[flow/config.mk]
export PLATFORM = sky130hd
export DESIGN_NAME = FIR_FILTER
export DESIGN_NICKNAME = FIR_FILTER
export VERILOG_FILES = /design/flow/design.v
export SDC_FILE = /design/flow/constraint.sdc
export NUM_CORES = 4
export LEC_CHECK = 0
export ABC_AREA = 0
export CAP_MARGIN = 10
export CELL_PAD_IN_SITES_DETAIL_PLACEMENT = 1
export CORE_ASPECT_RATIO = 1.45
export CORE_MARGIN = 9
export CORE_UTILIZATION = 40
export CTS_CLUSTER_DIAMETER = 375
export GPL_ROUTABILITY_DRIVEN = 1
export GPL_TIMING_DRIVEN = 1
export HOLD_SLACK_MARGIN = -0.04
export MAX_ROUTING_LAYER = met4
export PLACE_DENSITY_LB_ADDON = 0.15
export SLEW_MARGIN = 5
[flow/constraint.sdc]
create_clock -name core_clock -period 15.0 [get_ports {clk}]
set_input_delay 3.0000 -clock core_clock [delete_from_list [all_inputs] [get_ports {clk}]]
set_output_delay 3.0000 -clock core_clock [all_outputs]
set_load 0.01 [all_outputs]
[flow/design.v]
module FIR_FILTER (clk, rst, data_valid, data, fir_valid, fir_d);
  input clk, rst;
  input data_valid;
  input signed [15:0] data;
  output fir_valid;
  output signed [15:0] fir_d;
  parameter signed [19:0] FIR_C00 = 20'hFFF9E ;   
  parameter signed [19:0] FIR_C01 = 20'hFFF86 ;   
  parameter signed [19:0] FIR_C02 = 20'hFFFA7 ;   
  parameter signed [19:0] FIR_C03 = 20'h0003B ;   
  parameter signed [19:0] FIR_C04 = 20'h0014B ;   
  parameter signed [19:0] FIR_C05 = 20'h0024A ;   
  parameter signed [19:0] FIR_C06 = 20'h00222 ;   
  parameter signed [19:0] FIR_C07 = 20'hFFFE4 ;   
  parameter signed [19:0] FIR_C08 = 20'hFFBC5 ;   
  parameter signed [19:0] FIR_C09 = 20'hFF7CA ;   
  parameter signed [19:0] FIR_C10 = 20'hFF74E ;   
  parameter signed [19:0] FIR_C11 = 20'hFFD74 ;   
  parameter signed [19:0] FIR_C12 = 20'h00B1A ;   
  parameter signed [19:0] FIR_C13 = 20'h01DAC ;   
  parameter signed [19:0] FIR_C14 = 20'h02F9E ;   
  parameter signed [19:0] FIR_C15 = 20'h03AA9 ;   
  parameter signed [19:0] FIR_C16 = 20'h03AA9 ;   
  parameter signed [19:0] FIR_C17 = 20'h02F9E ;   
  parameter signed [19:0] FIR_C18 = 20'h01DAC ;   
  parameter signed [19:0] FIR_C19 = 20'h00B1A ;   
  parameter signed [19:0] FIR_C20 = 20'hFFD74 ;   
  parameter signed [19:0] FIR_C21 = 20'hFF74E ;   
  parameter signed [19:0] FIR_C22 = 20'hFF7CA ;   
  parameter signed [19:0] FIR_C23 = 20'hFFBC5 ;   
  parameter signed [19:0] FIR_C24 = 20'hFFFE4 ;   
  parameter signed [19:0] FIR_C25 = 20'h00222 ;   
  parameter signed [19:0] FIR_C26 = 20'h0024A ;   
  parameter signed [19:0] FIR_C27 = 20'h0014B ;   
  parameter signed [19:0] FIR_C28 = 20'h0003B ;   
  parameter signed [19:0] FIR_C29 = 20'hFFFA7 ;   
  parameter signed [19:0] FIR_C30 = 20'hFFF86 ;   
  parameter signed [19:0] FIR_C31 = 20'hFFF9E ;   
  reg [5:0] fir_cnt_r, fir_cnt_w;
  reg signed [66:0] sum_r, sum_w;
  reg signed [15:0] x_00_r, x_01_r, x_02_r, x_03_r, x_04_r, x_05_r, x_06_r, x_07_r,
                    x_08_r, x_09_r, x_10_r, x_11_r, x_12_r, x_13_r, x_14_r, x_15_r,
                    x_16_r, x_17_r, x_18_r, x_19_r, x_20_r, x_21_r, x_22_r, x_23_r,
                    x_24_r, x_25_r, x_26_r, x_27_r, x_28_r, x_29_r, x_30_r, x_31_r;
  reg signed [15:0] x_00_w, x_01_w, x_02_w, x_03_w, x_04_w, x_05_w, x_06_w, x_07_w,
                    x_08_w, x_09_w, x_10_w, x_11_w, x_12_w, x_13_w, x_14_w, x_15_w,
                    x_16_w, x_17_w, x_18_w, x_19_w, x_20_w, x_21_w, x_22_w, x_23_w,
                    x_24_w, x_25_w, x_26_w, x_27_w, x_28_w, x_29_w, x_30_w, x_31_w;
  assign fir_valid = (fir_cnt_r > 33);
  assign fir_d = sum_r >= 0 ? {sum_r[66], sum_r[30:24], sum_r[23:16]} : {sum_r[66], sum_r[30:24], sum_r[23:16]} + 16'd1;
  always@ (*) begin
    x_00_w    = x_00_r; 
    x_01_w    = x_01_r; 
    x_02_w    = x_02_r; 
    x_03_w    = x_03_r; 
    x_04_w    = x_04_r;  
    x_05_w    = x_05_r;  
    x_06_w    = x_06_r;  
    x_07_w    = x_07_r;  
    x_08_w    = x_08_r;  
    x_09_w    = x_09_r;  
    x_10_w    = x_10_r;  
    x_11_w    = x_11_r;  
    x_12_w    = x_12_r;  
    x_13_w    = x_13_r;  
    x_14_w    = x_14_r;  
    x_15_w    = x_15_r;  
    x_16_w    = x_16_r;  
    x_17_w    = x_17_r;  
    x_18_w    = x_18_r;  
    x_19_w    = x_19_r;  
    x_20_w    = x_20_r;  
    x_21_w    = x_21_r;  
    x_22_w    = x_22_r;  
    x_23_w    = x_23_r;  
    x_24_w    = x_24_r;  
    x_25_w    = x_25_r;  
    x_26_w    = x_26_r;  
    x_27_w    = x_27_r;  
    x_28_w    = x_28_r;  
    x_29_w    = x_29_r;  
    x_30_w    = x_30_r;  
    x_31_w    = x_31_r;  
    sum_w     = sum_r;
    fir_cnt_w = fir_cnt_r;
    if (data_valid) begin
      if (fir_cnt_r <= 33) begin 
        fir_cnt_w = fir_cnt_r + 1;
      end
      x_31_w = data;
      x_30_w = x_31_r;
      x_29_w = x_30_r;
      x_28_w = x_29_r;
      x_27_w = x_28_r;
      x_26_w = x_27_r;
      x_25_w = x_26_r;
      x_24_w = x_25_r;
      x_23_w = x_24_r;
      x_22_w = x_23_r;
      x_21_w = x_22_r;
      x_20_w = x_21_r;
      x_19_w = x_20_r;
      x_18_w = x_19_r;
      x_17_w = x_18_r;
      x_16_w = x_17_r;
      x_15_w = x_16_r;
      x_14_w = x_15_r;
      x_13_w = x_14_r;
      x_12_w = x_13_r;
      x_11_w = x_12_r;
      x_10_w = x_11_r;
      x_09_w = x_10_r;
      x_08_w = x_09_r;
      x_07_w = x_08_r;
      x_06_w = x_07_r;
      x_05_w = x_06_r;
      x_04_w = x_05_r;
      x_03_w = x_04_r;
      x_02_w = x_03_r;
      x_01_w = x_02_r;
      x_00_w = x_01_r;
      sum_w = x_31_r * FIR_C00
            + x_30_r * FIR_C01
            + x_29_r * FIR_C02
            + x_28_r * FIR_C03
            + x_27_r * FIR_C04
            + x_26_r * FIR_C05
            + x_25_r * FIR_C06
            + x_24_r * FIR_C07
            + x_23_r * FIR_C08
            + x_22_r * FIR_C09
            + x_21_r * FIR_C10
            + x_20_r * FIR_C11
            + x_19_r * FIR_C12
            + x_18_r * FIR_C13
            + x_17_r * FIR_C14
            + x_16_r * FIR_C15
            + x_15_r * FIR_C16
            + x_14_r * FIR_C17
            + x_13_r * FIR_C18
            + x_12_r * FIR_C19
            + x_11_r * FIR_C20
            + x_10_r * FIR_C21
            + x_09_r * FIR_C22
            + x_08_r * FIR_C23
            + x_07_r * FIR_C24
            + x_06_r * FIR_C25
            + x_05_r * FIR_C26
            + x_04_r * FIR_C27
            + x_03_r * FIR_C28
            + x_02_r * FIR_C29
            + x_01_r * FIR_C30
            + x_00_r * FIR_C31;
    end else begin
      sum_w     = 0;
      fir_cnt_w = 0;
    end
  end
  always@ (posedge clk or posedge rst) begin 
    if (rst) begin
      x_00_r    <= 0;
      x_01_r    <= 0;
      x_02_r    <= 0;
      x_03_r    <= 0;
      x_04_r    <= 0;
      x_05_r    <= 0;
      x_06_r    <= 0;
      x_07_r    <= 0;
      x_08_r    <= 0;
      x_09_r    <= 0;
      x_10_r    <= 0;
      x_11_r    <= 0;
      x_12_r    <= 0;
      x_13_r    <= 0;
      x_14_r    <= 0;
      x_15_r    <= 0;
      x_16_r    <= 0;
      x_17_r    <= 0;
      x_18_r    <= 0;
      x_19_r    <= 0;
      x_20_r    <= 0;
      x_21_r    <= 0;
      x_22_r    <= 0;
      x_23_r    <= 0;
      x_24_r    <= 0;
      x_25_r    <= 0;
      x_26_r    <= 0;
      x_27_r    <= 0;
      x_28_r    <= 0;
      x_29_r    <= 0;
      x_30_r    <= 0;
      x_31_r    <= 0;
      sum_r     <= 0;
      fir_cnt_r <= 0;
    end else begin
      x_00_r    <= x_00_w;   
      x_01_r    <= x_01_w;   
      x_02_r    <= x_02_w;   
      x_03_r    <= x_03_w;   
      x_04_r    <= x_04_w;   
      x_05_r    <= x_05_w;   
      x_06_r    <= x_06_w;   
      x_07_r    <= x_07_w;   
      x_08_r    <= x_08_w;   
      x_09_r    <= x_09_w;   
      x_10_r    <= x_10_w;  
      x_11_r    <= x_11_w;  
      x_12_r    <= x_12_w;  
      x_13_r    <= x_13_w;  
      x_14_r    <= x_14_w;  
      x_15_r    <= x_15_w;  
      x_16_r    <= x_16_w;  
      x_17_r    <= x_17_w;  
      x_18_r    <= x_18_w;  
      x_19_r    <= x_19_w;  
      x_20_r    <= x_20_w;  
      x_21_r    <= x_21_w;  
      x_22_r    <= x_22_w;  
      x_23_r    <= x_23_w;  
      x_24_r    <= x_24_w;  
      x_25_r    <= x_25_w;  
      x_26_r    <= x_26_w;  
      x_27_r    <= x_27_w;  
      x_28_r    <= x_28_w;  
      x_29_r    <= x_29_w;  
      x_30_r    <= x_30_w;  
      x_31_r    <= x_31_w;  
      sum_r     <= sum_w;
      fir_cnt_r <= fir_cnt_w;
    end
  end
endmodule
[flow/run.sh]
#!/bin/bash
# the make line also repeats each setting of config.mk as NAME=value (left out here)
make -C /OpenROAD-flow-scripts/flow DESIGN_CONFIG=/design/flow/config.mk WORK_HOME=/design/flow/orfs CLKGATE_MAP_FILE= finish
==> results of run 1 <==
==> stage by stage <==
| step | hold WS [ns] | util, % |
|---|---|---|
| 2_1_floorplan | 0.478 | - |
| 3_3_place_gp | 0.496 | 42.0 |
| 3_5_place_dp | 0.499 | 42.0 |
| 4_1_cts | 0.514 | 42.8 |
| 5_1_grt | 0.529 | 42.8 |
| 6_report | 0.513 | 42.8 |
==> area by class of cell <==
| type | instances | area share (%) |
|---|---|---|
| multi-input combinational | 8954 | 73.6 |
| clock buffer | 103 | 1.46 |
| antenna | 27 | 0.0440 |
| timing repair buffer | 125 | 0.703 |
| tap | 4806 | 3.91 |
| sequential | 534 | 8.69 |
| inverter | 4559 | 11.1 |
| clock inverter | 47 | 0.424 |
==> layer usage <==
metal / wire (microns) / part of all wire (%) / GRT usage [%]
met5: 0 / 0 / -
met4: 40700 / 8.5 / 15.9
met3: 10200 / 2.1 / 1.45
met2: 248000 / 52 / 46.6
met1: 178000 / 37 / 28.6
==> reports/qor.log, run 1 <==
[synth] Most common reg cell dfrtp_1
[worst_setup_path] Critical Path Source x_22_r[9]
[global_routing] wire length of the first global-routing pass 716000 microns
[die] fraction of the core area occupied by cells at floorplan 40.1%
[worst_setup_path] Worst R2R Setup Slack 0.82 ns
[finish] area of all placed cells without fillers 154000 sq um
[clocking] total number of H-tree levels 3
[worst_setup_path] CP Depth 41
[clocking] Num CTS Buffers 81
[global_routing] maximum number of pins on one net before global-route repair 179
[sta] worst rel slew slack 20.4%
[finish] area growth from synthesis to layout 6.64%
[synth] yosys aoi share 6.02%
[worst_hold_path] worst min-delay path endpoint x_16_r[11]
[clocking] number of sinks on the clock net 534
[clocking] register clock-pin slew on the reported worst setup and hold paths 0.07 ns
[worst_setup_path] top cell family by delay on the critical path adder cells
[routing] via count normalized by instance count 4.98
[routing] total routed wirelength 477000 microns
[worst_setup_path] buffers and inverters on the worst path 10
[placed_design] # port buffers 35
[finish] final net count 19802
[outcome] result of the run no timing/DRC/antenna violations
[synth] combined area of all synthesized cells 144000 sq um
[synth] Post-Synth Simple-Gate Area 3.95%
[routing] first-pass iteration count of the detailed router 6
[clocking] Late-Pin Clk Latency 0.77 ns
[global_routing] combined global-route utilization of all metal layers 26.1%
[finish] number of fill cells 40119
[die] total die area 383000 sq um
[worst_hold_path] Hold Startpoint x_16_r[11]
[sta] Final Hold Viols 0
[synth] proportion of synthesized chip area in sequential cells 9.27%
[worst_setup_path] Critical Path Most Common Cell fa_1
[worst_setup_path] Critical Path End Type flop
[placed_design] dpl ws 0.856 ns
[global_routing] gr ovfl total 0
[synth] async set-or-reset flop fraction in the synthesized netlist 100%
[synth] count of yosys warnings during synthesis 1
[synth] Synth cell types 84
[clocking] # Post-CTS Setup Buffers 0
[die] area of the core 359000 sq um
[synth] top cells by count 4559 x inv_1, 2970 x fa_1, 2558 x ha_1, 534 x dfrtp_1, 518 x nand2_1
[worst_setup_path] arrival time at the worst endpoint 14.85 ns
[worst_setup_path] crit path launch type flop
[sta] setup-violating endpoint count in the final report 0
[sta] maximum clock rate 0.0705 GHz
[routing] DRC errors left 0
[sta] final setup margin 0.824 ns
[synth] mean instance size in the synthesized netlist 10.2 sq um
[sta] Pins Over Slew Limit 0
[synth] ys cells 14177
[worst_setup_path] endpoint of the most critical register-to-register path sum_r[65]
[die] Cell Rows 265
[sta] setup repair after global routing missed its margin no
[synth] summed standard-cell area reported by yosys 144000 sq um
[routing] average routed wire per standard cell 24.9 microns
[clocking] cts hold-fix bufs 0
[die] vertical die dimension 741 microns
[clocking] TritonCTS clock tree done
[die] Die Span X 517 microns
[routing] count of antenna-violating nets left after detailed routing 0
[sta] slew at the pin closest to its max-slew limit 1.19 ns
[worst_setup_path] Worst Reg2Reg Path Length in Cells 41
[worst_hold_path] Hold Path Depth 1
[synth] Post-synth regs 534
[flow_run] tool warnings 256
[routing] via count 95339
[finish] Final Non-Filler Cells 19155
[placed_design] Final GP Congestion 0.985
[clocking] number of cells upsized or downsized after cts 0
[synth] synthesized netlist net count 19724
[worst_setup_path] startpoint of the worst-slack reg-to-reg timing path x_22_r[9]
[synth] cell taking the most area after synthesis fa_1
[clocking] Clock Root Buffer clkbuf_16
[placed_design] dpl cells 18978
[worst_setup_path] Crit Path Class flop to flop
[synth] Top area cell types fa_1 41%, ha_1 22%, inv_1 12%
[synth] flip-flops with a built-in enable 0
[synth] cells after synthesis 14177
[synth] area fraction in mux cells 1.66%
[worst_setup_path] delay contributed by the slowest stage of the critical path 0.95 ns
[sta] final clock skew 0.0425 ns
[die] I/O pin cnt 36
[finish] total area of sequential cells 13400 sq um
[sta] part of the cycle the worst path needs 94.5%
[global_routing] via count of the first global-routing pass 110493
[worst_setup_path] Max FO, Critical Path 7
[synth] comb area leader adder cells
[clocking] maximum buffer depth of the clock tree 3
[synth] adder and majority cell fraction of the synthesized area 63.5%
[finish] area occupied by multi-input gates 113000 sq um
[routing] Detailed Route Iter0 Violations 4184
[worst_setup_path] critical path's slowest cell fa_1
[synth] area share, top type 41.2%
[sta] min cycle time layout 14.18 ns
[synth] area fraction in xor and xnor cells 3.44%
[synth] most instantiated library cell after synthesis inv_1
[flow_run] number of max-capacitance violations reported 0
[worst_setup_path] Critical Path End sum_r[65]
[global_routing] number of antenna violations at the first check in global routing 16
[placed_design] instance area at placement 151000 sq um
[sta] aggregate negative setup slack 0 ns
[worst_hold_path] worst hold-check path type flop to flop
[placed_design] half-perimeter wire length after placement 430000 microns
[worst_setup_path] WP data required 15.67 ns
==> run 2: changes to the inputs <==
Settings changed: ABC_AREA 0 to default, CAP_MARGIN 10 to 20, CELL_PAD_IN_SITES_DETAIL_PLACEMENT 1 to default, CORE_ASPECT_RATIO 1.45 to default, CORE_MARGIN 9 to 2, CTS_CLUSTER_DIAMETER 375 to default, GPL_ROUTABILITY_DRIVEN 1 to default, GPL_TIMING_DRIVEN 1 to default, HOLD_SLACK_MARGIN -0.04 to default, MAX_ROUTING_LAYER met4 to default, PLACE_DENSITY_LB_ADDON 0.15 to default, SLEW_MARGIN 5 to 20.
Clock period 15.0 ns to 7.87 ns, I/O delays scaled along.
==> run 2 against run 1 <==
Net effect: die area shrank 4.6%; count of clock-buffer cells in the layout increased by 18; worst setup slack got worse by 5.9 ns; now fails the layout checks on setup timing; first-iteration DRC count grew 42%; clock skew increased by 0.042 ns; core utilization grew 6.6 points.
==> reports/qor.log, run 2 <==
[routing] average routed wire per standard cell 20.5 microns [-18%]
[synth] cell taking the most area after synthesis fa_1
[sta] final clock skew 0.0847 ns [+0.0422 ns]
[worst_hold_path] worst hold-check path type flop to flop
[synth] synthesized netlist net count 19724 [unchanged]
[clocking] Late-Pin Clk Latency 0.88 ns [+0.11 ns]
[flow_run] tool warnings 255 [-0.39%]
[placed_design] dpl cells 21731 [+15%]
[die] total die area 365000 sq um [-4.6%]
[global_routing] maximum number of pins on one net before global-route repair 161 [-10%]
[synth] adder and majority cell fraction of the synthesized area 63.5% [unchanged]
[synth] mean instance size in the synthesized netlist 10.2 sq um [unchanged]
[placed_design] instance area at placement 173000 sq um [+15%]
[sta] min cycle time layout 12.96 ns [-1.22 ns]
[finish] utilization after layout 49.4% [+6.6 points]
[synth] combined area of all synthesized cells 144000 sq um [unchanged]
[clocking] number of sinks on the clock net 534 [unchanged]
[die] Cell Rows 220 [-17%]
[synth] Most common reg cell dfrtp_1
[finish] final net count 22632 [+14%]
[placed_design] # port buffers 35 [unchanged]
[worst_setup_path] Worst Reg2Reg Path Length in Cells 49 [+20%]
[finish] area growth from synthesis to layout 23.1%
[worst_hold_path] worst min-delay path endpoint fir_cnt_r[5]
[sta] worst rel slew slack 31.4% [+11 points]
[synth] summed standard-cell area reported by yosys 144000 sq um [unchanged]
[finish] Final Non-Filler Cells 21937 [+15%]
[synth] yosys aoi share 6.02% [unchanged]
[worst_setup_path] Worst R2R Setup Slack -5.09 ns [-5.91 ns]
[worst_hold_path] Hold Path Depth 2 [+1]
[die] area of the core 359000 sq um [about the same]
[clocking] maximum buffer depth of the clock tree 4 [+1]
[clocking] Num CTS Buffers 91 [+12%]
[global_routing] gr ovfl total 0 [unchanged]
[die] vertical die dimension 604 microns [-18%]
[die] Die Span X 604 microns [+17%]
[synth] async set-or-reset flop fraction in the synthesized netlist 100% [unchanged]
[synth] proportion of synthesized chip area in sequential cells 9.27% [unchanged]
[sta] Final Hold Viols 0 [unchanged]
[sta] setup repair after global routing missed its margin yes
[synth] count of yosys warnings during synthesis 1 [unchanged]
[die] fraction of the core area occupied by cells at floorplan 40.2% [about the same]
[worst_setup_path] critical path's slowest cell fa_1
[worst_setup_path] delay contributed by the slowest stage of the critical path 0.54 ns [-0.41 ns]
[clocking] TritonCTS clock tree done
[clocking] cts hold-fix bufs 0 [unchanged]
[routing] first-pass iteration count of the detailed router 5 [-1]
[global_routing] wire length of the first global-routing pass 689000 microns [-3.8%]
[worst_setup_path] buffers and inverters on the worst path 14 [+4]
[worst_setup_path] Max FO, Critical Path 5 [-2]
[synth] most instantiated library cell after synthesis inv_1
[worst_setup_path] Critical Path End Type flop
[clocking] Clock Root Buffer clkbuf_16
[synth] area fraction in xor and xnor cells 3.44% [unchanged]
[synth] area share, top type 41.2% [unchanged]
[synth] area fraction in mux cells 1.66% [unchanged]
[placed_design] half-perimeter wire length after placement 408000 microns [-5.2%]
[routing] via count 103497 [+8.6%]
[worst_setup_path] top cell family by delay on the critical path adder cells
[flow_run] number of max-capacitance violations reported 0 [unchanged]
[placed_design] Final GP Congestion 0.991 [+0.62%]
[worst_setup_path] startpoint of the worst-slack reg-to-reg timing path x_14_r[7]
[synth] Top area cell types fa_1 41%, ha_1 22%, inv_1 12%
[clocking] total number of H-tree levels 3 [unchanged]
[worst_setup_path] Critical Path Source x_14_r[7]
[worst_setup_path] Critical Path End sum_r[65]
[sta] part of the cycle the worst path needs 165% [+70 points]
[outcome] result of the run complete, but fails checks
[clocking] register clock-pin slew on the reported worst setup and hold paths 0.06 ns [about the same]
[global_routing] combined global-route utilization of all metal layers 25.5% [-0.64 points]
[synth] cells after synthesis 14177 [unchanged]
[global_routing] number of antenna violations at the first check in global routing 21 [+5]
[die] I/O pin cnt 36 [unchanged]
[outcome] reasons for failing final setup timing
[synth] comb area leader adder cells
[synth] flip-flops with a built-in enable 0 [unchanged]
[sta] final setup margin -5.09 ns [-5.91 ns]
[sta] slew at the pin closest to its max-slew limit 1.03 ns [-0.165 ns]
[routing] via count normalized by instance count 4.72 [-5.2%]
[worst_setup_path] Critical Path Most Common Cell fa_1
[global_routing] via count of the first global-routing pass 112899 [+2.2%]
[synth] Post-Synth Simple-Gate Area 3.95% [unchanged]
[routing] DRC errors left 0 [unchanged]
[worst_setup_path] arrival time at the worst endpoint 13.76 ns [-1.09 ns]
[routing] total routed wirelength 449000 microns [-5.8%]
[sta] setup-violating endpoint count in the final report 16 [+16]
[synth] ys cells 14177 [unchanged]
[worst_hold_path] Hold Startpoint fir_cnt_r[5]
[finish] area of all placed cells without fillers 177000 sq um [+15%]
[worst_setup_path] endpoint of the most critical register-to-register path sum_r[65]
[worst_setup_path] WP data required 8.67 ns [-7.00 ns]
[routing] count of antenna-violating nets left after detailed routing 0 [unchanged]
[worst_setup_path] crit path launch type flop
[synth] Synth cell types 84 [unchanged]
[sta] Pins Over Slew Limit 0 [unchanged]
[synth] top cells by count 4559 x inv_1, 2970 x fa_1, 2558 x ha_1, 534 x dfrtp_1, 518 x nand2_1
[synth] Post-synth regs 534 [unchanged]
[routing] Detailed Route Iter0 Violations 5943 [+42%]
[worst_setup_path] CP Depth 49 [+20%]
[sta] maximum clock rate 0.0772 GHz [+9.4%]
[worst_setup_path] Crit Path Class flop to flop
[run 2: what timing repair did]
action	CTS	global route
resized	161	111
setup buffers	19	18
endpoints found under the setup margin	16	16
pin swaps	131	73
[run 2: layout make-up]
cell class / count / area, sq um
Multi-Input combinational cell: 8954 / 114000
Clock inverter: 41 / 561
Inverter: 4559 / 17100
Tap cell: 4773 / 5970
Sequential cell: 534 / 13400
Antenna cell: 10 / 25.0
Timing Repair Buffer: 2945 / 23300
Clock buffer: 121 / 2570
Fill cell: 33370 / 181000
[run 2: stage by stage]
stage | setup WS, ns | hold WS, ns | setup TNS [ns]
floorplan | -4.59 | 0.478 | -586.29
global route | -5.45 | 0.575 | -79.47
detailed placement | -5.42 | 0.534 | -78.71
global placement | -5.36 | 0.524 | -77.65
CTS | -5.07 | 0.553 | -72.47
finish | -5.09 | 0.550 | -74.48
[run 2: metal layers]
metal  global-route usage [%]  vias up  routed length [microns]
li1                         -    48685                        -
met1                     34.9    52449                   200000
met2                     40.9     1838                   203000
met3                     3.45      507                    23700
met4                     10.2       18                    22200
met5                        0        -                       99
==> run 3: changes to the inputs <==
Settings changed: CORE_UTILIZATION 40 to 58, SETUP_SLACK_MARGIN from default to 3.14.
Clock period 7.87 ns to 12.7 ns, I/O delays scaled along.
==> run 3 against run 2 <==
Net effect: the layout still fails its checks (setup timing); worst setup slack better by 4.8 ns; clock skew decreased by 0.031 ns; count of clock-buffer cells in the layout down 11; critical endpoint unchanged; synthesized area unchanged; hold slack lost 0.032 ns; largest cell class unchanged.
==> reports/qor.log, run 3 <==
[synth] area share, top type 41.2% [unchanged]
[finish] Final Non-Filler Cells 18824 [-14%]
[worst_setup_path] delay contributed by the slowest stage of the critical path 0.58 ns [+0.04 ns]
[routing] Detailed Route Iter0 Violations 6791 [+14%]
[worst_setup_path] WP data required 13.41 ns [+4.74 ns]
[synth] mean instance size in the synthesized netlist 10.2 sq um [unchanged]
[sta] Pins Over Slew Limit 0 [unchanged]
[worst_setup_path] crit path launch type flop
[sta] setup-violating endpoint count in the final report 8 [-8]
[outcome] reasons for failing final setup timing
[worst_setup_path] critical path's slowest cell fa_1
[worst_hold_path] worst min-delay path endpoint x_23_r[1]
[worst_setup_path] Critical Path Most Common Cell fa_1
[outcome] result of the run complete, but fails checks
[synth] Synth cell types 84 [unchanged]
[worst_setup_path] Critical Path End sum_r[65]
[worst_setup_path] Critical Path Source x_09_r[4]
[finish] area growth from synthesis to layout 12.6%
[placed_design] dpl cells 18631 [-14%]
[sta] final-layout worst hold slack 0.518 ns [-0.0321 ns]
[worst_setup_path] buffers and inverters on the worst path 17 [+3]
[sta] maximum clock rate 0.0767 GHz [-0.57%]
[finish] final net count 20963 [-7.4%]
[synth] synthesized netlist net count 19724 [unchanged]
[clocking] TritonCTS clock tree done
[worst_setup_path] top cell family by delay on the critical path adder cells
[clocking] total number of H-tree levels 3 [unchanged]
[die] area of the core 248000 sq um [-31%]
[sta] final setup margin -0.334 ns [+4.76 ns]
[routing] total routed wirelength 449000 microns [about the same]
[global_routing] wire length of the first global-routing pass 684000 microns [-0.74%]
[synth] yosys aoi share 6.02% [unchanged]
[synth] Most common reg cell dfrtp_1
[die] Die Span X 503 microns [-17%]
[synth] Top area cell types fa_1 41%, ha_1 22%, inv_1 12%
[routing] via count normalized by instance count 5.36 [+14%]
[synth] combined area of all synthesized cells 144000 sq um [unchanged]
[synth] flip-flops with a built-in enable 0 [unchanged]
[clocking] maximum buffer depth of the clock tree 3 [-1]
[flow_run] number of max-capacitance violations reported 0 [unchanged]
[worst_setup_path] CP Depth 50 [+2.0%]
[clocking] register clock-pin slew on the reported worst setup and hold paths 0.08 ns [+0.02 ns]
[synth] Post-synth regs 534 [unchanged]
[worst_setup_path] Critical Path End Type flop
[sta] setup repair after global routing missed its margin yes
[sta] worst rel slew slack 25.9% [-5.4 points]
[placed_design] half-perimeter wire length after placement 401000 microns [-1.6%]
[routing] first-pass iteration count of the detailed router 8 [+3]
[synth] most instantiated library cell after synthesis inv_1
[sta] slew at the pin closest to its max-slew limit 1.11 ns [+0.0817 ns]
[routing] via count 100821 [-2.6%]
[worst_setup_path] Max FO, Critical Path 3 [-2]
[synth] area fraction in xor and xnor cells 3.44% [unchanged]
[synth] adder and majority cell fraction of the synthesized area 63.5% [unchanged]
[synth] count of yosys warnings during synthesis 1 [unchanged]
[routing] DRC errors left 0 [unchanged]
[flow_run] tool warnings 259 [+1.6%]
[global_routing] maximum number of pins on one net before global-route repair 193 [+20%]
[sta] final clock skew 0.0534 ns [-0.0313 ns]
[synth] async set-or-reset flop fraction in the synthesized netlist 100% [unchanged]
[synth] cells after synthesis 14177 [unchanged]
[synth] ys cells 14177 [unchanged]
[worst_setup_path] Crit Path Class flop to flop
[global_routing] number of antenna violations at the first check in global routing 24 [+14%]
[die] I/O pin cnt 36 [unchanged]
[die] fraction of the core area occupied by cells at floorplan 58.1% [+18 points]
[routing] average routed wire per standard cell 23.8 microns [+16%]
[worst_hold_path] Hold Startpoint x_23_r[1]
[placed_design] Final GP Congestion 1.04 [+4.9%]
[placed_design] # port buffers 35 [unchanged]
[worst_setup_path] arrival time at the worst endpoint 13.75 ns [about the same]
[synth] summed standard-cell area reported by yosys 144000 sq um [unchanged]
[sta] min cycle time layout 13.03 ns [+0.0738 ns]
[synth] area fraction in mux cells 1.66% [unchanged]
[clocking] Late-Pin Clk Latency 0.78 ns [-0.10 ns]
[worst_setup_path] startpoint of the worst-slack reg-to-reg timing path x_09_r[4]
[worst_setup_path] Worst Reg2Reg Path Length in Cells 50 [+2.0%]
[worst_hold_path] worst hold-check path type flop to flop
[clocking] Clock Root Buffer clkbuf_16
[die] vertical die dimension 503 microns [-17%]
[global_routing] gr ovfl total 0 [unchanged]
[clocking] Num CTS Buffers 85 [-6.6%]
[clocking] number of sinks on the clock net 534 [unchanged]
[die] Cell Rows 183 [-17%]
[synth] comb area leader adder cells
[global_routing] via count of the first global-routing pass 110481 [-2.1%]
[synth] Post-Synth Simple-Gate Area 3.95% [unchanged]
[die] total die area 253000 sq um [-31%]
[sta] part of the cycle the worst path needs 103% [-62 points]
[synth] cell taking the most area after synthesis fa_1
[routing] count of antenna-violating nets left after detailed routing 0 [unchanged]
[worst_setup_path] Worst R2R Setup Slack -0.33 ns [+4.76 ns]
[worst_setup_path] endpoint of the most critical register-to-register path sum_r[65]
[finish] utilization after layout 65.5% [+16 points]
[worst_hold_path] Hold Path Depth 1 [-1]
[synth] top cells by count 4559 x inv_1, 2970 x fa_1, 2558 x ha_1, 534 x dfrtp_1, 518 x nand2_1
[synth] proportion of synthesized chip area in sequential cells 9.27% [unchanged]
[sta] Final Hold Viols 0 [unchanged]
[global_routing] combined global-route utilization of all metal layers 37.0% [+11 points]
[run 3: final cells by class]
class                      instances  area (sq um)
antenna                            9          22.5
clock buffer                     110          2390
clock inverter                    46           573
fill                           20251         85700
inverter                        4559         17100
multi-input combinational       8954        115000
sequential                       534         13400
tap                             3330          4170
timing repair buffer            1282         10100
[run 3: per-stage QoR]
step	instance area [sq um]	TNS (ns)	worst slack, ns
floorplan	145000	0	0.242
global placement	158000	-3.88	-0.783
detailed placement	158000	-4.90	-0.781
CTS	162000	-0.709	-0.333
global route	162000	-5.82	-0.842
finish	162000	-1.08	-0.334
[run 3: routing by layer]
metal / global-route usage (%) / up-vias / part of all wire [%]
li1: - / 45351 / -
met4: 17.5 / 12 / 6.0
met1: 50.9 / 52004 / 43
met5: 0 / - / 0.016
met3: 5.46 / 639 / 6.5
met2: 57.8 / 2815 / 45
[run 3: repair_timing]
action / CTS / global route
setup buffers: 18 / 10
endpoints found under the hold margin: 0 / 0
pin swaps: 128 / 82
hold buffers: 0 / 0
cloned: 0 / 0
resized: 188 / 93
setup endpoints to repair: 16 / 16
==> run 4: changes to the inputs <==
Settings changed: ABC_AREA from default to 0, CAP_MARGIN 20 to 25, CELL_PAD_IN_SITES_GLOBAL_PLACEMENT from default to 0, CORE_UTILIZATION 58 to 71, CTS_CLUSTER_DIAMETER from default to 263, CTS_CLUSTER_SIZE from default to 33, SETUP_SLACK_MARGIN 3.14 to 3.16.
Clock period 12.7 ns to 10.7 ns, I/O delays scaled along.
==> run 4 against run 3 <==
Net effect: the run now fails in global routing (5_1_grt); die area decreased by 18%; synthesized cell count is the same; synthesized area unchanged.
==> reports/qor.log, run 4 <==
[outcome] result of the run did not finish
[outcome] last stage reached global routing (5_1_grt)
[outcome] run-stopping error [ERROR GRT-0232] Routing congestion too high. Check the congestion heatmap in the GUI.
[global_routing] combined global-route utilization of all metal layers 55.3%
[synth] cells after synthesis 14177 [unchanged]
[synth] area share, top type 41.2% [unchanged]
[synth] Top area cell types fa_1 41%, ha_1 22%, inv_1 12%
[placed_design] dpl ws -2.63 ns [-1.85 ns]
[die] I/O pin cnt 36 [unchanged]
[synth] synthesized netlist net count 19724 [unchanged]
[synth] mean instance size in the synthesized netlist 10.2 sq um [unchanged]
[synth] area fraction in xor and xnor cells 3.44% [unchanged]
[synth] async set-or-reset flop fraction in the synthesized netlist 100% [unchanged]
[synth] Post-synth regs 534 [unchanged]
[synth] area fraction in mux cells 1.66% [unchanged]
[synth] most instantiated library cell after synthesis inv_1
[synth] Synth cell types 84 [unchanged]
[clocking] number of sinks on the clock net 534 [unchanged]
[die] Cell Rows 165 [-9.8%]
[clocking] cts hold-fix bufs 0 [unchanged]
[synth] flip-flops with a built-in enable 0 [unchanged]
[clocking] Clock Root Buffer clkbuf_16
[synth] comb area leader adder cells
[placed_design] Final GP Congestion 1.14 [+9.7%]
[die] vertical die dimension 455 microns [-9.5%]
[clocking] maximum buffer depth of the clock tree 3 [unchanged]
[die] fraction of the core area occupied by cells at floorplan 71.4% [+13 points]
[die] total die area 207000 sq um [-18%]
[clocking] total number of H-tree levels 1 [-2]
[placed_design] # port buffers 35 [unchanged]
[synth] yosys aoi share 6.02% [unchanged]
[placed_design] half-perimeter wire length after placement 422000 microns [+5.2%]
[synth] Most common reg cell dfrtp_1
[synth] ys cells 14177 [unchanged]
[synth] adder and majority cell fraction of the synthesized area 63.5% [unchanged]
[clocking] Num CTS Buffers 20 [-76%]
[synth] Post-Synth Simple-Gate Area 3.95% [unchanged]
[die] area of the core 202000 sq um [-19%]
[synth] top cells by count 4559 x inv_1, 2970 x fa_1, 2558 x ha_1, 534 x dfrtp_1, 518 x nand2_1
[synth] proportion of synthesized chip area in sequential cells 9.27% [unchanged]
[synth] count of yosys warnings during synthesis 1 [unchanged]
[global_routing] gr ovfl total 1
[synth] cell taking the most area after synthesis fa_1
[die] Die Span X 455 microns [-9.5%]
[synth] combined area of all synthesized cells 144000 sq um [unchanged]
[synth] summed standard-cell area reported by yosys 144000 sq um [unchanged]
## run 4: what timing repair did
item,CTS
gates resized,173
pin swaps,136
buffers inserted,29
setup endpoints to repair,16
## run 4: routing by layer
layer	global-route usage [%]	GRT overflow
met1	64.3	1
met2	76.5	0
met3	29.3	0
met4	39.8	0
met5	15.1	0
## run 4: metrics by stage
stage	instance area, sq um	hold WS, ns	instances
after floorplan	145000	0.478	14177
after global placement	164000	0.493	18845
after detailed placement	164000	0.504	18845
after CTS	165000	0.538	18902
==> run 5: changes to the inputs <==
Settings changed: ABC_AREA 0 to 1, CAP_MARGIN 25 to 40, CELL_PAD_IN_SITES_GLOBAL_PLACEMENT 0 to default, CORE_UTILIZATION 71 to 72, CTS_CLUSTER_DIAMETER 263 to 242, CTS_CLUSTER_SIZE 33 to default, HOLD_SLACK_MARGIN from default to -0.08, PLACE_DENSITY from default to 0.65, SETUP_SLACK_MARGIN 3.16 to -0.43.
Clock period 10.7 ns to 11.4 ns, I/O delays scaled along.
==> run 5 against run 4 <==
Net effect: the layout now fails its checks (setup timing); synthesized area up 3.6%; die area rose by 2.1%; synthesized cell count up 15%.
==> reports/qor.log, run 5 <==
[worst_setup_path] endpoint of the most critical register-to-register path sum_r[29]
[worst_hold_path] worst hold-check path type flop to flop
[routing] first-pass iteration count of the detailed router 9
[worst_setup_path] CP Depth 43
[clocking] TritonCTS clock tree done
[synth] area fraction in mux cells 0% [-1.7 points]
[worst_hold_path] Hold Startpoint x_16_r[4]
[worst_setup_path] top cell family by delay on the critical path adder cells
[global_routing] maximum number of pins on one net before global-route repair 162
[synth] summed standard-cell area reported by yosys 149000 sq um [+3.6%]
[global_routing] number of antenna violations at the first check in global routing 30
[finish] area growth from synthesis to layout 15.4%
[worst_setup_path] WP data required 12.09 ns
[synth] Top area cell types fa_1 40%, ha_1 21%, inv_1 13%
[synth] Post-synth regs 534 [unchanged]
[placed_design] dpl cells 20634 [+9.5%]
[flow_run] number of max-capacitance violations reported 0
[routing] average routed wire per standard cell 25.2 microns
[sta] Final Hold Viols 0
[sta] slew at the pin closest to its max-slew limit 1.32 ns
[synth] count of yosys warnings during synthesis 1 [unchanged]
[global_routing] via count of the first global-routing pass 131753
[worst_setup_path] Crit Path Class flop to flop
[clocking] register clock-pin slew on the reported worst setup and hold paths 0.06 ns
[clocking] total number of H-tree levels 3 [+2]
[worst_setup_path] Critical Path End Type flop
[sta] setup-violating endpoint count in the final report 16
[synth] cells after synthesis 16277 [+15%]
[synth] top cells by count 5007 x inv_1, 2970 x fa_1, 2558 x ha_1, 2040 x nand2_1, 661 x o21ai_0
[sta] worst rel slew slack 12.3%
[routing] Detailed Route Iter0 Violations 12814
[routing] total routed wirelength 525000 microns
[die] vertical die dimension 459 microns [+1.0%]
[synth] area share, top type 39.8% [-1.4 points]
[clocking] Clock Root Buffer clkbuf_16
[synth] Synth cell types 56 [-33%]
[clocking] Num CTS Buffers 76 [+280%]
[placed_design] # port buffers 35 [unchanged]
[worst_hold_path] Hold Path Depth 2
[worst_setup_path] Worst R2R Setup Slack -1.38 ns
[sta] setup repair after global routing missed its margin yes
[worst_setup_path] buffers and inverters on the worst path 13
[synth] synthesized netlist net count 21824 [+11%]
[sta] part of the cycle the worst path needs 112%
[worst_hold_path] worst min-delay path endpoint x_16_r[4]
[global_routing] gr ovfl total 0
[sta] aggregate negative setup slack -16.08 ns
[worst_setup_path] Max FO, Critical Path 6
[synth] ys cells 16277 [+15%]
[synth] most instantiated library cell after synthesis inv_1
[synth] flip-flops with a built-in enable 0 [unchanged]
[worst_setup_path] startpoint of the worst-slack reg-to-reg timing path x_10_r[11]
[sta] final setup margin -1.38 ns
[die] area of the core 207000 sq um [+2.4%]
[global_routing] combined global-route utilization of all metal layers 50.5%
[finish] utilization after layout 83.3%
[outcome] result of the run complete, but fails checks
[routing] via count 122332
[synth] proportion of synthesized chip area in sequential cells 8.95% [-0.32 points]
[clocking] maximum buffer depth of the clock tree 3 [unchanged]
[sta] maximum clock rate 0.0783 GHz
[placed_design] Final GP Congestion 1.10 [-3.2%]
[placed_design] half-perimeter wire length after placement 440000 microns [+4.1%]
[worst_setup_path] crit path launch type flop
[routing] count of antenna-violating nets left after detailed routing 0
[worst_setup_path] delay contributed by the slowest stage of the critical path 0.72 ns
[synth] adder and majority cell fraction of the synthesized area 61.3% [-2.2 points]
[die] I/O pin cnt 36 [unchanged]
[finish] final net count 23613
[sta] final clock skew 0.0474 ns
[synth] comb area leader adder cells
[outcome] reasons for failing final setup timing
[sta] Pins Over Slew Limit 0
[routing] via count normalized by instance count 5.87
[worst_setup_path] Worst Reg2Reg Path Length in Cells 43
[synth] cell taking the most area after synthesis fa_1
[die] fraction of the core area occupied by cells at floorplan 72.2% [+0.84 points]
[flow_run] tool warnings 257
[die] Die Span X 459 microns [+1.0%]
[synth] area fraction in xor and xnor cells 2.94% [-0.50 points]
[clocking] Late-Pin Clk Latency 0.79 ns
[synth] Post-Synth Simple-Gate Area 8.66% [+4.7 points]
[worst_setup_path] Critical Path Most Common Cell fa_1
[worst_setup_path] arrival time at the worst endpoint 13.46 ns
[worst_setup_path] Critical Path End sum_r[29]
[routing] DRC errors left 0
[worst_setup_path] Critical Path Source x_10_r[11]
[finish] Final Non-Filler Cells 20848
[die] Cell Rows 167 [+1.2%]
[sta] min cycle time layout 12.78 ns
[die] total die area 211000 sq um [+2.1%]
[synth] mean instance size in the synthesized netlist 9.17 sq um [-9.8%]
[synth] async set-or-reset flop fraction in the synthesized netlist 100% [unchanged]
[worst_setup_path] critical path's slowest cell fa_2
[clocking] number of sinks on the clock net 534 [unchanged]
[synth] combined area of all synthesized cells 149000 sq um [+3.6%]
[synth] Most common reg cell dfrtp_1
[global_routing] wire length of the first global-routing pass 783000 microns
[synth] yosys aoi share 5.16% [-0.86 points]
[clocking] cts hold-fix bufs 0 [unchanged]
run 5: area by class of cell:
type	instances	area (sq um)
diodes	21	52.6
clock buffers	98	2130
clock inverters	37	494
fillers	11836	34500
inverters	5010	18800
multi-input cells	10599	119000
flip-flops and latches	534	13400
well taps	2704	3380
repair buffers	1845	14400
run 5: through the flow:
stage                     instance area (sq um)  worst slack [ns]  hold slack [ns]
final                                    172000             -1.38            0.485
after global routing                     172000             -1.64            0.528
after CTS                                171000            -0.607            0.475
after floorplan                          149000            -0.428            0.463
after detailed placement                 166000             -1.20            0.461
after global placement                   166000             -1.09            0.466
run 5: layer usage:
metal	track usage [%]	wire (microns)
met3	14.5	61100
met2	76.9	229000
met4	37.7	53000
met5	0.0230	205
met1	61.2	182000
run 5: timing repair:
| item | in CTS | in global routing |
|---|---|---|
| setup buffers | 50 | 31 |
| pin swaps | 244 | 188 |
| setup endpoints to repair | 16 | 16 |
| gates resized | 475 | 314 |
==> run 6: changes to the inputs <==
Settings changed: ABC_AREA 1 to 0, CAP_MARGIN 40 to 30, CELL_PAD_IN_SITES_DETAIL_PLACEMENT from default to 1, CORE_ASPECT_RATIO from default to 1.45, CORE_MARGIN 2 to 9, CORE_UTILIZATION 72 to 63, CTS_CLUSTER_DIAMETER 242 to 375, GPL_ROUTABILITY_DRIVEN from default to 1, GPL_TIMING_DRIVEN from default to 1, HOLD_SLACK_MARGIN -0.08 to -0.04, MAX_ROUTING_LAYER from default to met4, PLACE_DENSITY 0.65 to default, PLACE_DENSITY_LB_ADDON from default to 0.15, SETUP_SLACK_MARGIN -0.43 to -1.48, SLEW_MARGIN 20 to 5.
Clock period 11.4 ns to 15.0 ns, I/O delays scaled along.
==> run 6 against run 5 <==
Net effect: the flow now stops in global routing (5_1_grt); synthesized area is 3.4% lower; die area is 17% higher; synthesized cell count is 13% lower.
==> reports/qor.log, run 6 <==
[outcome] result of the run did not finish
[outcome] last stage reached global routing (5_1_grt)
[outcome] run-stopping error [ERROR GRT-0232] Routing congestion too high. Check the congestion heatmap in the GUI.
[die] vertical die dimension 594 microns [+29%]
[clocking] number of sinks on the clock net 534 [unchanged]
[clocking] Clock Root Buffer clkbuf_16
[die] Die Span X 415 microns [-9.6%]
[synth] Synth cell types 84 [+50%]
[die] area of the core 228000 sq um [+10%]
[synth] yosys aoi share 6.02% [+0.86 points]
[placed_design] instance area at placement 148000 sq um [-11%]
[synth] count of yosys warnings during synthesis 1 [unchanged]
[clocking] # Post-CTS Setup Buffers 0 [-100%]
[synth] area share, top type 41.2% [+1.4 points]
[clocking] maximum buffer depth of the clock tree 3 [unchanged]
[synth] ys cells 14177 [-13%]
[synth] cells after synthesis 14177 [-13%]
[die] Cell Rows 211 [+26%]
[synth] comb area leader adder cells
[synth] cell taking the most area after synthesis fa_1
[clocking] cts hold-fix bufs 0 [unchanged]
[synth] Post-Synth Simple-Gate Area 3.95% [-4.7 points]
[synth] Most common reg cell dfrtp_1
[synth] flip-flops with a built-in enable 0 [unchanged]
[synth] most instantiated library cell after synthesis inv_1
[synth] area fraction in xor and xnor cells 3.44% [+0.50 points]
[global_routing] gr ovfl total 440
[clocking] total number of H-tree levels 3 [unchanged]
[placed_design] # port buffers 35 [unchanged]
[synth] summed standard-cell area reported by yosys 144000 sq um [-3.4%]
[die] I/O pin cnt 36 [unchanged]
[synth] proportion of synthesized chip area in sequential cells 9.27% [+0.32 points]
[synth] synthesized netlist net count 19724 [-9.6%]
[synth] combined area of all synthesized cells 144000 sq um [-3.4%]
[synth] Post-synth regs 534 [unchanged]
[clocking] Num CTS Buffers 76 [unchanged]
[synth] area fraction in mux cells 1.66% [+1.7 points]
[placed_design] half-perimeter wire length after placement 495000 microns [+13%]
[placed_design] Final GP Congestion 1.11 [+0.61%]
[clocking] number of cells upsized or downsized after cts 0 [-100%]
[die] fraction of the core area occupied by cells at floorplan 63.3% [-9.0 points]
[synth] Top area cell types fa_1 41%, ha_1 22%, inv_1 12%
[die] total die area 247000 sq um [+17%]
[synth] async set-or-reset flop fraction in the synthesized netlist 100% [unchanged]
[synth] adder and majority cell fraction of the synthesized area 63.5% [+2.2 points]
[global_routing] combined global-route utilization of all metal layers 73.2%
[synth] mean instance size in the synthesized netlist 10.2 sq um [+11%]
[synth] top cells by count 4559 x inv_1, 2970 x fa_1, 2558 x ha_1, 534 x dfrtp_1, 518 x nand2_1
[run 6: stage by stage]
stage                     std cells  setup slack (ns)
after floorplan               14177              1.74
after CTS                     17269            -0.350
after global placement        17125              1.09
after detailed placement      17129             0.275
[run 6: layer usage]
metal	GRT usage (%)	GRT overflow
met4	73.7	148
met5	-	-
met1	69.7	37
met2	89.6	200
met3	56.4	55
==> run 7: changes to the inputs <==
Settings changed: ABC_AREA 0 to default, CAP_MARGIN 30 to 20, CELL_PAD_IN_SITES_DETAIL_PLACEMENT 1 to default, CORE_ASPECT_RATIO 1.45 to default, CORE_MARGIN 9 to 2, CORE_UTILIZATION 63 to 70, CTS_CLUSTER_DIAMETER 375 to default, GPL_ROUTABILITY_DRIVEN 1 to default, GPL_TIMING_DRIVEN 1 to default, HOLD_SLACK_MARGIN -0.04 to -0.1, PLACE_DENSITY_LB_ADDON 0.15 to default, SETUP_SLACK_MARGIN -1.48 to 1.56, SLEW_MARGIN 5 to 20.
Clock period 15.0 ns to 11.6 ns, I/O delays scaled along.
==> run 7 against run 6 <==
Net effect: synthesized area is the same; the run again fails in global routing (5_1_grt); synthesized cell count did not move; die area down 15%.
==> reports/qor.log, run 7 <==
[synth] cells after synthesis 14177 [unchanged]
[clocking] Clock Root Buffer clkbuf_16
[placed_design] dpl cells 18596 [+8.6%]
[die] area of the core 205000 sq um [-10%]
[clocking] cts hold-fix bufs 0 [unchanged]
[synth] summed standard-cell area reported by yosys 144000 sq um [unchanged]
[synth] Synth cell types 84 [unchanged]
[synth] count of yosys warnings during synthesis 1 [unchanged]
[die] fraction of the core area occupied by cells at floorplan 70.5% [+7.2 points]
[synth] flip-flops with a built-in enable 0 [unchanged]
[synth] area fraction in mux cells 1.66% [unchanged]
[synth] proportion of synthesized chip area in sequential cells 9.27% [unchanged]
[synth] most instantiated library cell after synthesis inv_1
[clocking] Num CTS Buffers 78 [+2.6%]
[synth] combined area of all synthesized cells 144000 sq um [unchanged]
[synth] Post-Synth Simple-Gate Area 3.95% [unchanged]
[synth] mean instance size in the synthesized netlist 10.2 sq um [unchanged]
[die] Die Span X 458 microns [+10%]
[placed_design] # port buffers 35 [unchanged]
[synth] Post-synth regs 534 [unchanged]
[clocking] total number of H-tree levels 3 [unchanged]
[synth] yosys aoi share 6.02% [unchanged]
[die] total die area 210000 sq um [-15%]
[synth] top cells by count 4559 x inv_1, 2970 x fa_1, 2558 x ha_1, 534 x dfrtp_1, 518 x nand2_1
[synth] async set-or-reset flop fraction in the synthesized netlist 100% [unchanged]
[placed_design] Final GP Congestion 1.11 [-0.29%]
[synth] comb area leader adder cells
[synth] area share, top type 41.2% [unchanged]
[die] I/O pin cnt 36 [unchanged]
[synth] cell taking the most area after synthesis fa_1
[die] Cell Rows 166 [-21%]
[clocking] number of sinks on the clock net 534 [unchanged]
[placed_design] dpl ws -1.78 ns [-2.06 ns]
[synth] Most common reg cell dfrtp_1
[die] vertical die dimension 458 microns [-23%]
[synth] synthesized netlist net count 19724 [unchanged]
[outcome] last stage reached global routing (5_1_grt)
[synth] Top area cell types fa_1 41%, ha_1 22%, inv_1 12%
[synth] area fraction in xor and xnor cells 3.44% [unchanged]
[synth] adder and majority cell fraction of the synthesized area 63.5% [unchanged]
[outcome] result of the run did not finish
[clocking] maximum buffer depth of the clock tree 3 [unchanged]
[placed_design] half-perimeter wire length after placement 415000 microns [-16%]
[synth] ys cells 14177 [unchanged]
-- run 7: through the flow --
stage / TNS (ns) / area, sq um / util, %
2_1_floorplan: -4.84 / 145000 / -
3_3_place_gp: -19.30 / 162000 / 79.1
3_5_place_dp: -21.68 / 162000 / 79.1
4_1_cts: -16.86 / 166000 / 80.9
-- run 7: repair_timing --
action | CTS
setup buffers | 28
pin swaps | 127
gates resized | 170
endpoints found under the setup margin | 16
==> run 8: changes to the inputs <==
Settings changed: CELL_PAD_IN_SITES_GLOBAL_PLACEMENT from default to 0, CORE_MARGIN 2 to 6, CORE_UTILIZATION 70 to 43, CTS_CLUSTER_SIZE from default to 79, GPL_ROUTABILITY_DRIVEN from default to 1, HOLD_SLACK_MARGIN -0.1 to default, MAX_ROUTING_LAYER met4 to default, PLACE_DENSITY from default to 0.65, SETUP_SLACK_MARGIN 1.56 to 3.47, SLEW_MARGIN 20 to 15.
Clock period 11.6 ns to 15.9 ns, I/O delays scaled along.
==> run 8 against run 7 <==
Net effect: the run now finishes clean; die area rose by 67%; synthesized area stayed put; synthesized cell count stayed put.
==> reports/qor.log, run 8 <==
[outcome] result of the run no timing/DRC/antenna violations
[global_routing] via count of the first global-routing pass 101093
[sta] slew at the pin closest to its max-slew limit 1.31 ns
[worst_setup_path] Crit Path Class flop to flop
[worst_setup_path] Worst Reg2Reg Path Length in Cells 48
[clocking] register clock-pin slew on the reported worst setup and hold paths 0.07 ns
[synth] ys cells 14177 [unchanged]
[synth] Synth cell types 84 [unchanged]
[synth] count of yosys warnings during synthesis 1 [unchanged]
[routing] average routed wire per standard cell 21.9 microns
[worst_setup_path] CP Depth 48
[synth] most instantiated library cell after synthesis inv_1
[worst_setup_path] endpoint of the most critical register-to-register path sum_r[65]
[die] vertical die dimension 591 microns [+29%]
[worst_setup_path] buffers and inverters on the worst path 13
[synth] comb area leader adder cells
[finish] area growth from synthesis to layout 8.18%
[global_routing] number of antenna violations at the first check in global routing 15
[worst_setup_path] delay contributed by the slowest stage of the critical path 0.72 ns
[synth] mean instance size in the synthesized netlist 10.2 sq um [unchanged]
[sta] Final Hold Viols 0
[routing] count of antenna-violating nets left after detailed routing 0
[synth] synthesized netlist net count 19724 [unchanged]
[worst_setup_path] Critical Path End Type flop
[synth] cell taking the most area after synthesis fa_1
[synth] combined area of all synthesized cells 144000 sq um [unchanged]
[worst_setup_path] startpoint of the worst-slack reg-to-reg timing path x_14_r[8]
[worst_setup_path] arrival time at the worst endpoint 13.94 ns
[routing] via count 94861
[synth] async set-or-reset flop fraction in the synthesized netlist 100% [unchanged]
[die] I/O pin cnt 36 [unchanged]
[sta] part of the cycle the worst path needs 82.8%
[die] area of the core 333000 sq um [+63%]
[placed_design] # port buffers 35 [unchanged]
[global_routing] gr ovfl total 0
[worst_setup_path] Worst R2R Setup Slack 2.73 ns
[global_routing] maximum number of pins on one net before global-route repair 174
[sta] final clock skew 0.0783 ns
[clocking] Clock Root Buffer clkbuf_16
[synth] Most common reg cell dfrtp_1
[worst_hold_path] worst hold-check path type flop to flop
[clocking] number of sinks on the clock net 534 [unchanged]
[worst_setup_path] Max FO, Critical Path 4
[routing] first-pass iteration count of the detailed router 6
[worst_setup_path] Critical Path Source x_14_r[8]
[sta] setup repair after global routing missed its margin yes
[worst_hold_path] worst min-delay path endpoint x_16_r[0]
[worst_setup_path] critical path's slowest cell fa_2
[sta] maximum clock rate 0.0759 GHz
[flow_run] tool warnings 249
[synth] Top area cell types fa_1 41%, ha_1 22%, inv_1 12%
[clocking] TritonCTS clock tree done
[clocking] total number of H-tree levels 3 [unchanged]
[die] total die area 349000 sq um [+67%]
[worst_setup_path] WP data required 16.67 ns
[synth] yosys aoi share 6.02% [unchanged]
[synth] adder and majority cell fraction of the synthesized area 63.5% [unchanged]
[worst_setup_path] top cell family by delay on the critical path adder cells
[placed_design] half-perimeter wire length after placement 362000 microns [-13%]
[clocking] maximum buffer depth of the clock tree 4 [+1]
[sta] setup-violating endpoint count in the final report 0
[global_routing] wire length of the first global-routing pass 632000 microns
[synth] Post-Synth Simple-Gate Area 3.95% [unchanged]
[worst_hold_path] Hold Path Depth 1
[placed_design] instance area at placement 150000 sq um [-7.3%]
[worst_setup_path] crit path launch type flop
[placed_design] Final GP Congestion 1.03 [-7.1%]
[die] Cell Rows 212 [+28%]
[global_routing] combined global-route utilization of all metal layers 24.1%
[worst_setup_path] Critical Path End sum_r[65]
[synth] area fraction in xor and xnor cells 3.44% [unchanged]
[die] fraction of the core area occupied by cells at floorplan 43.2% [-27 points]
[routing] total routed wirelength 412000 microns
[synth] area share, top type 41.2% [unchanged]
[synth] summed standard-cell area reported by yosys 144000 sq um [unchanged]
[synth] proportion of synthesized chip area in sequential cells 9.27% [unchanged]
[synth] Post-synth regs 534 [unchanged]
[finish] final net count 19914
[flow_run] number of max-capacitance violations reported 0
[die] Die Span X 591 microns [+29%]
[clocking] Num CTS Buffers 88 [+13%]
[routing] Detailed Route Iter0 Violations 6244
[sta] worst rel slew slack 11.8%
[synth] area fraction in mux cells 1.66% [unchanged]
[worst_hold_path] Hold Startpoint x_16_r[0]
[routing] DRC errors left 0
[finish] area of all placed cells without fillers 156000 sq um
[synth] top cells by count 4559 x inv_1, 2970 x fa_1, 2558 x ha_1, 534 x dfrtp_1, 518 x nand2_1
[clocking] Late-Pin Clk Latency 0.86 ns
[sta] Pins Over Slew Limit 0
[synth] flip-flops with a built-in enable 0 [unchanged]
[worst_setup_path] Critical Path Most Common Cell fa_1
[sta] aggregate negative setup slack 0 ns
[sta] min cycle time layout 13.17 ns
[synth] cells after synthesis 14177 [unchanged]
[routing] via count normalized by instance count 5.04
run 8: metal layers:
metal / vias to the layer above / share of wire (%) / track usage, %
li1: 43246 / - / -
met1: 48378 / 43 / 33.1
met2: 2592 / 43 / 36.8
met3: 637 / 7.7 / 4.75
met4: 8 / 6.1 / 11.1
met5: - / 0.035 / 0.109
run 8: area by class of cell:
type / count / area (sq um)
Fill cell: 30845 / 177000
Multi-Input combinational cell: 8954 / 115000
Inverter: 4559 / 17100
Sequential cell: 534 / 13500
Tap cell: 4387 / 5490
Clock buffer: 113 / 2460
Timing Repair Buffer: 230 / 1930
Clock inverter: 43 / 567
Antenna cell: 7 / 17.5
run 8: timing repair:
action | in CTS | in global routing
setup endpoints to repair | 16 | 16
hold buffers | 0 | 0
pin swaps | 137 | 80
endpoints found under the hold margin | 0 | 0
setup buffers | 127 | 23
gates resized | 378 | 97
run 8: stage by stage:
step | utilization, % | setup WS, ns | cells | hold WS, ns
3_5_place_dp | 45.0 | 2.15 | 18514 | 0.507
5_1_grt | 46.8 | 2.49 | 18823 | 0.550
3_3_place_gp | 45.0 | 2.25 | 18514 | 0.493
2_1_floorplan | - | 3.44 | 14177 | 0.478
4_1_cts | 46.6 | 2.96 | 18797 | 0.524
6_report | 46.8 | 2.73 | 18827 | 0.523
==> run 9: changes to the inputs <==
Settings changed: ABC_AREA from default to 1, CELL_PAD_IN_SITES_GLOBAL_PLACEMENT 0 to default, CORE_MARGIN 6 to 2, CORE_UTILIZATION 43 to 72, CTS_CLUSTER_DIAMETER from default to 242, CTS_CLUSTER_SIZE 79 to default, GPL_ROUTABILITY_DRIVEN 1 to default, PLACE_DENSITY 0.65 to default, PLACE_DENSITY_LB_ADDON from default to 0.07, SETUP_SLACK_MARGIN 3.47 to 2.51, SLEW_MARGIN 15 to 20.
Clock period 15.9 ns to 13.6 ns, I/O delays scaled along.
==> run 9 against run 8 <==
Net effect: core utilization is 31 points higher; still clean on timing, DRC and antenna; synthesized cell count is 15% higher; count of clock-buffer cells in the layout is 19 lower; hold slack worse by 0.022 ns; first-iteration DRC count is 67% higher; maximum frequency is 7.6% higher; critical path depth is 1 lower; worst setup slack worse by 1.4 ns; register-to-register slack worse by 1.4 ns.
==> reports/qor.log, run 9 <==
[sta] aggregate negative setup slack 0 ns [unchanged]
[synth] most instantiated library cell after synthesis inv_1
[clocking] Num CTS Buffers 79 [-10%]
[synth] flip-flops with a built-in enable 0 [unchanged]
[routing] average routed wire per standard cell 24.1 microns [+10%]
[die] area of the core 207000 sq um [-38%]
[clocking] total number of H-tree levels 3 [unchanged]
[worst_setup_path] endpoint of the most critical register-to-register path sum_r[28]
[synth] proportion of synthesized chip area in sequential cells 8.95% [-0.32 points]
[synth] ys cells 16277 [+15%]
[worst_setup_path] Crit Path Class flop to flop
[clocking] Late-Pin Clk Latency 0.76 ns [-0.10 ns]
[clocking] TritonCTS clock tree done
[worst_setup_path] buffers and inverters on the worst path 15 [+2]
[worst_hold_path] worst hold-check path type flop to flop
[worst_setup_path] delay contributed by the slowest stage of the critical path 0.68 ns [-0.04 ns]
[finish] Final Non-Filler Cells 19264 [+2.3%]
[synth] count of yosys warnings during synthesis 1 [unchanged]
[worst_setup_path] WP data required 14.29 ns [-2.38 ns]
[worst_setup_path] top cell family by delay on the critical path adder cells
[synth] cells after synthesis 16277 [+15%]
[worst_setup_path] Max FO, Critical Path 5 [+1]
[synth] Most common reg cell dfrtp_1
[die] Cell Rows 167 [-21%]
[sta] worst rel slew slack 24.6% [+13 points]
[synth] summed standard-cell area reported by yosys 149000 sq um [+3.6%]
[synth] Synth cell types 56 [-33%]
[global_routing] gr ovfl total 0 [unchanged]
[placed_design] dpl cells 18943 [+2.3%]
[routing] first-pass iteration count of the detailed router 6 [unchanged]
[synth] Top area cell types fa_1 40%, ha_1 21%, inv_1 13%
[sta] Final Hold Viols 0 [unchanged]
[worst_setup_path] startpoint of the worst-slack reg-to-reg timing path x_14_r[7]
[worst_setup_path] CP Depth 47 [-2.1%]
[finish] utilization after layout 77.5% [+31 points]
[global_routing] wire length of the first global-routing pass 708000 microns [+12%]
[synth] combined area of all synthesized cells 149000 sq um [+3.6%]
[synth] top cells by count 5007 x inv_1, 2970 x fa_1, 2558 x ha_1, 2040 x nand2_1, 661 x o21ai_0
[routing] count of antenna-violating nets left after detailed routing 0 [unchanged]
[finish] final net count 22039 [+11%]
[synth] mean instance size in the synthesized netlist 9.17 sq um [-9.8%]
[sta] setup-violating endpoint count in the final report 0 [unchanged]
[sta] final-layout worst hold slack 0.501 ns [-0.0220 ns]
[sta] part of the cycle the worst path needs 90.0% [+7.2 points]
[routing] via count normalized by instance count 5.75 [+14%]
[worst_setup_path] crit path launch type flop
[worst_setup_path] Worst R2R Setup Slack 1.36 ns [-1.37 ns]
[worst_setup_path] Critical Path Most Common Cell fa_1
[placed_design] half-perimeter wire length after placement 401000 microns [+11%]
[sta] setup repair after global routing missed its margin yes
[die] fraction of the core area occupied by cells at floorplan 72.2% [+29 points]
[die] vertical die dimension 459 microns [-22%]
[synth] yosys aoi share 5.16% [-0.86 points]
[finish] area growth from synthesis to layout 7.27%
[global_routing] via count of the first global-routing pass 116763 [+16%]
[flow_run] tool warnings 255 [+2.4%]
[routing] via count 110763 [+17%]
[global_routing] maximum number of pins on one net before global-route repair 212 [+22%]
[synth] area fraction in mux cells 0% [-1.7 points]
[sta] maximum clock rate 0.0817 GHz [+7.6%]
[clocking] maximum buffer depth of the clock tree 3 [-1]
[synth] async set-or-reset flop fraction in the synthesized netlist 100% [unchanged]
[sta] Pins Over Slew Limit 0 [unchanged]
[sta] final clock skew 0.0275 ns [-0.0508 ns]
[routing] total routed wirelength 465000 microns [+13%]
[synth] Post-synth regs 534 [unchanged]
[worst_hold_path] Hold Startpoint x_16_r[11]
[placed_design] # port buffers 35 [unchanged]
[global_routing] number of antenna violations at the first check in global routing 16 [+1]
[routing] DRC errors left 0 [unchanged]
[clocking] register clock-pin slew on the reported worst setup and hold paths 0.07 ns [about the same]
[clocking] number of sinks on the clock net 534 [unchanged]
[die] Die Span X 459 microns [-22%]
[clocking] cts hold-fix bufs 0 [unchanged]
[worst_setup_path] Critical Path End Type flop
[die] I/O pin cnt 36 [unchanged]
[synth] comb area leader adder cells
[die] total die area 211000 sq um [-40%]
[worst_setup_path] arrival time at the worst endpoint 12.93 ns [-1.01 ns]
[worst_setup_path] critical path's slowest cell fa_2
[synth] cell taking the most area after synthesis fa_1
[synth] area fraction in xor and xnor cells 2.94% [-0.50 points]
[placed_design] dpl ws 0.950 ns [-1.20 ns]
[worst_setup_path] Worst Reg2Reg Path Length in Cells 47 [-2.1%]
[sta] slew at the pin closest to its max-slew limit 1.12 ns [-0.191 ns]
[routing] Detailed Route Iter0 Violations 10412 [+67%]
[worst_hold_path] Hold Path Depth 2 [+1]
[worst_setup_path] Critical Path End sum_r[28]
[outcome] result of the run no timing/DRC/antenna violations
[finish] area of all placed cells without fillers 160000 sq um [+2.7%]
[synth] adder and majority cell fraction of the synthesized area 61.3% [-2.2 points]
[global_routing] combined global-route utilization of all metal layers 45.6% [+22 points]
[synth] area share, top type 39.8% [-1.4 points]
[sta] min cycle time layout 12.24 ns [-0.926 ns]
[placed_design] Final GP Congestion 1.08 [+4.6%]
[synth] synthesized netlist net count 21824 [+11%]
[flow_run] number of max-capacitance violations reported 0 [unchanged]
[worst_setup_path] Critical Path Source x_14_r[7]
[synth] Post-Synth Simple-Gate Area 8.66% [+4.7 points]
[worst_hold_path] worst min-delay path endpoint x_16_r[11]
[placed_design] instance area at placement 154000 sq um [+2.5%]
[sta] final setup margin 1.36 ns [-1.37 ns]
[clocking] Clock Root Buffer clkbuf_16
run 9: area by class of cell:
class / instances / area (sq um)
fillers: 14295 / 46500
multi-input cells: 10599 / 119000
inverters: 5010 / 18900
diodes: 6 / 15.0
flip-flops and latches: 534 / 13500
clock inverters: 49 / 632
repair buffers: 268 / 2290
well taps: 2704 / 3380
clock buffers: 94 / 2130
run 9: layer usage:
metal  up-vias  global-route usage, %  wire length [microns]
met5         -                      0                    127
met4        18                   28.4                  37300
met2      5285                   67.0                 198000
met3      1225                   11.9                  51100
met1     55275                   60.8                 178000
li1      48960                      -                      -
run 9: timing repair:
item	CTS	global route
pin swaps	196	121
resized	456	156
setup buffers	114	58
setup endpoints to repair	16	16
